==> run a: inputs <==
==> flow/design.v <==
module ALU(
  input         clock,
                reset,
                io_flush_valid,
                io_FU_input_valid,
  input  [6:0]  io_FU_input_bits_decoded_instruction_PRD,
  input         io_FU_input_bits_decoded_instruction_RD_valid,
  input  [20:0] io_FU_input_bits_decoded_instruction_IMM,
  input  [2:0]  io_FU_input_bits_decoded_instruction_FUNCT3,
  input  [1:0]  io_FU_input_bits_decoded_instruction_packet_index,
  input  [5:0]  io_FU_input_bits_decoded_instruction_ROB_index,
  input  [3:0]  io_FU_input_bits_decoded_instruction_MOB_index,
  input  [4:0]  io_FU_input_bits_decoded_instruction_instructionType,
  input         io_FU_input_bits_decoded_instruction_needs_ALU,
                io_FU_input_bits_decoded_instruction_needs_branch_unit,
                io_FU_input_bits_decoded_instruction_SUBTRACT,
                io_FU_input_bits_decoded_instruction_MULTIPLY,
                io_FU_input_bits_decoded_instruction_FENCE,
                io_FU_input_bits_decoded_instruction_IS_IMM,
  input  [31:0] io_FU_input_bits_RS1_data,
                io_FU_input_bits_RS2_data,
                io_FU_input_bits_fetch_PC,
  output        io_FU_output_valid,
  output [6:0]  io_FU_output_bits_PRD,
  output [31:0] io_FU_output_bits_RD_data,
  output        io_FU_output_bits_RD_valid,
  output [31:0] io_FU_output_bits_fetch_PC,
  output [3:0]  io_FU_output_bits_MOB_index,
  output [5:0]  io_FU_output_bits_ROB_index,
  output [1:0]  io_FU_output_bits_fetch_packet_index
);
  wire [31:0] RS1_signed = io_FU_input_bits_RS1_data;
  wire [31:0] RS1_unsigned = io_FU_input_bits_RS1_data;
  wire [31:0] instruction_PC =
    io_FU_input_bits_fetch_PC
    + {28'h0, io_FU_input_bits_decoded_instruction_packet_index, 2'h0};
  reg  [31:0] arithmetic_result;
  wire [31:0] IMM_signed =
    {{19{io_FU_input_bits_decoded_instruction_IMM[12]}},
     io_FU_input_bits_decoded_instruction_IMM[12:0]};
  wire [31:0] operand2_unsigned =
    io_FU_input_bits_decoded_instruction_IS_IMM ? IMM_signed : io_FU_input_bits_RS2_data;
  wire [4:0]  shamt = operand2_unsigned[4:0];
  wire        _REMU_T = io_FU_input_bits_decoded_instruction_instructionType == 5'hC;
  wire        _SLTU_T_1 = io_FU_input_bits_decoded_instruction_instructionType == 5'h4;
  wire        _BEQ_T = io_FU_input_bits_decoded_instruction_FUNCT3 == 3'h0;
  wire        ADD =
    (_REMU_T | _SLTU_T_1) & _BEQ_T & ~io_FU_input_bits_decoded_instruction_MULTIPLY
    & ~io_FU_input_bits_decoded_instruction_SUBTRACT;
  wire        SUB =
    (_REMU_T | _SLTU_T_1) & _BEQ_T & ~io_FU_input_bits_decoded_instruction_MULTIPLY
    & io_FU_input_bits_decoded_instruction_SUBTRACT;
  wire        SLL =
    (_REMU_T | _SLTU_T_1) & io_FU_input_bits_decoded_instruction_FUNCT3 == 3'h1
    & ~io_FU_input_bits_decoded_instruction_MULTIPLY;
  wire        _BGE_T = io_FU_input_bits_decoded_instruction_FUNCT3 == 3'h5;
  wire        SRL =
    (_REMU_T | _SLTU_T_1) & _BGE_T & ~io_FU_input_bits_decoded_instruction_MULTIPLY
    & ~io_FU_input_bits_decoded_instruction_SUBTRACT;
  wire        SRA =
    (_REMU_T | _SLTU_T_1) & _BGE_T & ~io_FU_input_bits_decoded_instruction_MULTIPLY
    & io_FU_input_bits_decoded_instruction_SUBTRACT;
  wire        AUIPC =
    io_FU_input_bits_decoded_instruction_instructionType == 5'h5
    & ~io_FU_input_bits_decoded_instruction_MULTIPLY;
  wire        ALU_input_valid =
    io_FU_input_valid & io_FU_input_bits_decoded_instruction_needs_ALU;
  wire        branch_unit_input_valid =
    io_FU_input_valid & io_FU_input_bits_decoded_instruction_needs_branch_unit;
  wire        mult_unit_input_valid =
    io_FU_input_valid & io_FU_input_bits_decoded_instruction_MULTIPLY;
  reg         io_FU_output_valid_REG;
  wire [31:0] add_result = RS1_unsigned + operand2_unsigned;
  wire [31:0] sub_result = RS1_unsigned - operand2_unsigned;
  wire [31:0] _GEN = {27'h0, shamt};
  wire [31:0] sra_result = $signed($signed(RS1_signed) >>> _GEN);
  wire [62:0] _sll_result_T = {31'h0, RS1_unsigned} << shamt;
  reg  [31:0] io_FU_output_bits_fetch_PC_REG;
  reg  [1:0]  io_FU_output_bits_fetch_packet_index_REG;
  reg  [6:0]  io_FU_output_bits_PRD_REG;
  reg         io_FU_output_bits_RD_valid_REG;
  reg  [3:0]  io_FU_output_bits_MOB_index_REG;
  reg  [5:0]  io_FU_output_bits_ROB_index_REG;
  always @(posedge clock) begin
    if (reset)
      arithmetic_result <= 32'h0;
    else begin
      arithmetic_result <=
        ADD
          ? add_result
          : SUB
              ? sub_result
              : (_REMU_T | _SLTU_T_1)
                & io_FU_input_bits_decoded_instruction_FUNCT3 == 3'h4
                & ~io_FU_input_bits_decoded_instruction_MULTIPLY
                  ? RS1_unsigned ^ operand2_unsigned
                  : (_REMU_T | _SLTU_T_1)
                    & io_FU_input_bits_decoded_instruction_FUNCT3 == 3'h6
                    & ~io_FU_input_bits_decoded_instruction_MULTIPLY
                      ? RS1_unsigned | operand2_unsigned
                      : (_REMU_T | _SLTU_T_1)
                        & (&io_FU_input_bits_decoded_instruction_FUNCT3)
                        & ~io_FU_input_bits_decoded_instruction_MULTIPLY
                          ? RS1_unsigned & operand2_unsigned
                          : SLL
                              ? _sll_result_T[31:0]
                              : SRL
                                  ? RS1_unsigned >> _GEN
                                  : SRA
                                      ? sra_result
                                      : (_REMU_T | _SLTU_T_1)
                                        & io_FU_input_bits_decoded_instruction_FUNCT3 == 3'h2
                                        & ~io_FU_input_bits_decoded_instruction_MULTIPLY
                                          ? {31'h0,
                                             $signed(RS1_signed) < $signed(io_FU_input_bits_decoded_instruction_IS_IMM
                                                                             ? IMM_signed
                                                                             : io_FU_input_bits_RS2_data)}
                                          : (_REMU_T | _SLTU_T_1)
                                            & io_FU_input_bits_decoded_instruction_FUNCT3 == 3'h3
                                            & ~io_FU_input_bits_decoded_instruction_MULTIPLY
                                              ? {31'h0, RS1_unsigned < operand2_unsigned}
                                              : io_FU_input_bits_decoded_instruction_instructionType == 5'hD
                                                & ~io_FU_input_bits_decoded_instruction_MULTIPLY
                                                  ? {io_FU_input_bits_decoded_instruction_IMM[19:0],
                                                     12'h0}
                                                  : 32'h0;
    end
    io_FU_output_valid_REG <=
      ALU_input_valid & ~io_flush_valid | io_FU_input_bits_decoded_instruction_FENCE;
    io_FU_output_bits_fetch_PC_REG <= io_FU_input_bits_fetch_PC;
    io_FU_output_bits_fetch_packet_index_REG <=
      io_FU_input_bits_decoded_instruction_packet_index;
    io_FU_output_bits_PRD_REG <= io_FU_input_bits_decoded_instruction_PRD;
    io_FU_output_bits_RD_valid_REG <= io_FU_input_bits_decoded_instruction_RD_valid;
    io_FU_output_bits_MOB_index_REG <= io_FU_input_bits_decoded_instruction_MOB_index;
    io_FU_output_bits_ROB_index_REG <= io_FU_input_bits_decoded_instruction_ROB_index;
  end  
  assign io_FU_output_valid = io_FU_output_valid_REG & ~io_flush_valid;
  assign io_FU_output_bits_PRD = io_FU_output_bits_PRD_REG;
  assign io_FU_output_bits_RD_data = arithmetic_result;
  assign io_FU_output_bits_RD_valid = io_FU_output_bits_RD_valid_REG;
  assign io_FU_output_bits_fetch_PC = io_FU_output_bits_fetch_PC_REG;
  assign io_FU_output_bits_MOB_index = io_FU_output_bits_MOB_index_REG;
  assign io_FU_output_bits_ROB_index = io_FU_output_bits_ROB_index_REG;
  assign io_FU_output_bits_fetch_packet_index = io_FU_output_bits_fetch_packet_index_REG;
endmodule
==> flow/run.sh <==
#!/bin/bash
# the make line also repeats each setting of config.mk as NAME=value (left out here)
make -C /OpenROAD-flow-scripts/flow DESIGN_CONFIG=/design/flow/config.mk WORK_HOME=/design/flow/orfs CLKGATE_MAP_FILE= finish
==> flow/config.mk <==
export PLATFORM = sky130hd
export DESIGN_NAME = ALU
export DESIGN_NICKNAME = ALU
export VERILOG_FILES = /design/flow/design.v
export SDC_FILE = /design/flow/constraint.sdc
export NUM_CORES = 4
export LEC_CHECK = 0
export CAP_MARGIN = 20
export CORE_MARGIN = 2
export CORE_UTILIZATION = 57
export CTS_CLUSTER_DIAMETER = 395
export CTS_CLUSTER_SIZE = 52
export PLACE_DENSITY_LB_ADDON = 0.09
export SETUP_SLACK_MARGIN = 1.07
export SLEW_MARGIN = 20
export TNS_END_PERCENT = 15
==> flow/constraint.sdc <==
create_clock -name core_clock -period 3.96 [get_ports {clock}]
set_input_delay 0.7920 -clock core_clock [delete_from_list [all_inputs] [get_ports {clock}]]
set_output_delay 0.7920 -clock core_clock [all_outputs]
set_load 0.01 [all_outputs]
==> inputs of run b, as changes to run a <==
--- a/flow/config.mk
+++ b/flow/config.mk
@@ -9,8 +9,6 @@
 export CORE_MARGIN = 2
 export CORE_UTILIZATION = 57
-export CTS_CLUSTER_DIAMETER = 395
-export CTS_CLUSTER_SIZE = 52
-export PLACE_DENSITY_LB_ADDON = 0.09
-export SETUP_SLACK_MARGIN = 1.07
+export CTS_CLUSTER_SIZE = 63
+export SETUP_SLACK_MARGIN = 1.82
 export SLEW_MARGIN = 20
-export TNS_END_PERCENT = 15
+export TNS_END_PERCENT = 5
==> flow/constraint.sdc (replaced) <==
create_clock -name core_clock -period 6.72 [get_ports {clock}]
set_input_delay 1.3440 -clock core_clock [delete_from_list [all_inputs] [get_ports {clock}]]
set_output_delay 1.3440 -clock core_clock [all_outputs]
set_load 0.01 [all_outputs]
==> inputs of run c, as changes to run a <==
==> flow/config.mk (replaced) <==
export PLATFORM = sky130hd
export DESIGN_NAME = ALU
export DESIGN_NICKNAME = ALU
export VERILOG_FILES = /design/flow/design.v
export SDC_FILE = /design/flow/constraint.sdc
export NUM_CORES = 4
export LEC_CHECK = 0
export CAP_MARGIN = 20
export CORE_MARGIN = 2
export CORE_UTILIZATION = 45
export CTS_CLUSTER_SIZE = 84
export GPL_ROUTABILITY_DRIVEN = 0
export GPL_TIMING_DRIVEN = 1
export MIN_ROUTING_LAYER = met1
export PLACE_DENSITY_LB_ADDON = 0.01
export SETUP_SLACK_MARGIN = -0.07
export SLEW_MARGIN = 25
export TNS_END_PERCENT = 35
==> flow/constraint.sdc (replaced) <==
create_clock -name core_clock -period 3.05 [get_ports {clock}]
set_input_delay 0.6100 -clock core_clock [delete_from_list [all_inputs] [get_ports {clock}]]
set_output_delay 0.6100 -clock core_clock [all_outputs]
set_load 0.01 [all_outputs]
==> summary of the runs <==
Run b went through all stages and came out clean. Run a died in global routing with GRT-0116. Run c completed, yet does not pass: negative setup slack. Of run b and run c, run c has the higher first-iteration DRC count (gap 23%, measured against run c). Of run b and run c, run c has the higher critical path depth (gap 1). Against run c, the wire length of run b is lower by 23%. Die area: run c is larger than run a (about 26%). Between run b and run c, the lower sequential power is in run b (gap about 55%, measured against run c). Between run b and run c, the lower cell area is in run b (gap about 30%, measured against run c). In run b the sequential share of layout area is higher than in run c, by 3.4 points. The combinational power of run c is 3.5 times that of run b. In run c the setup slack is lower than in run b, by 2.4 ns. Of run c and run b, run c has the higher core utilization (gap 8.2 points).
No activity file was given, so power comes from the tool's default toggle rates.
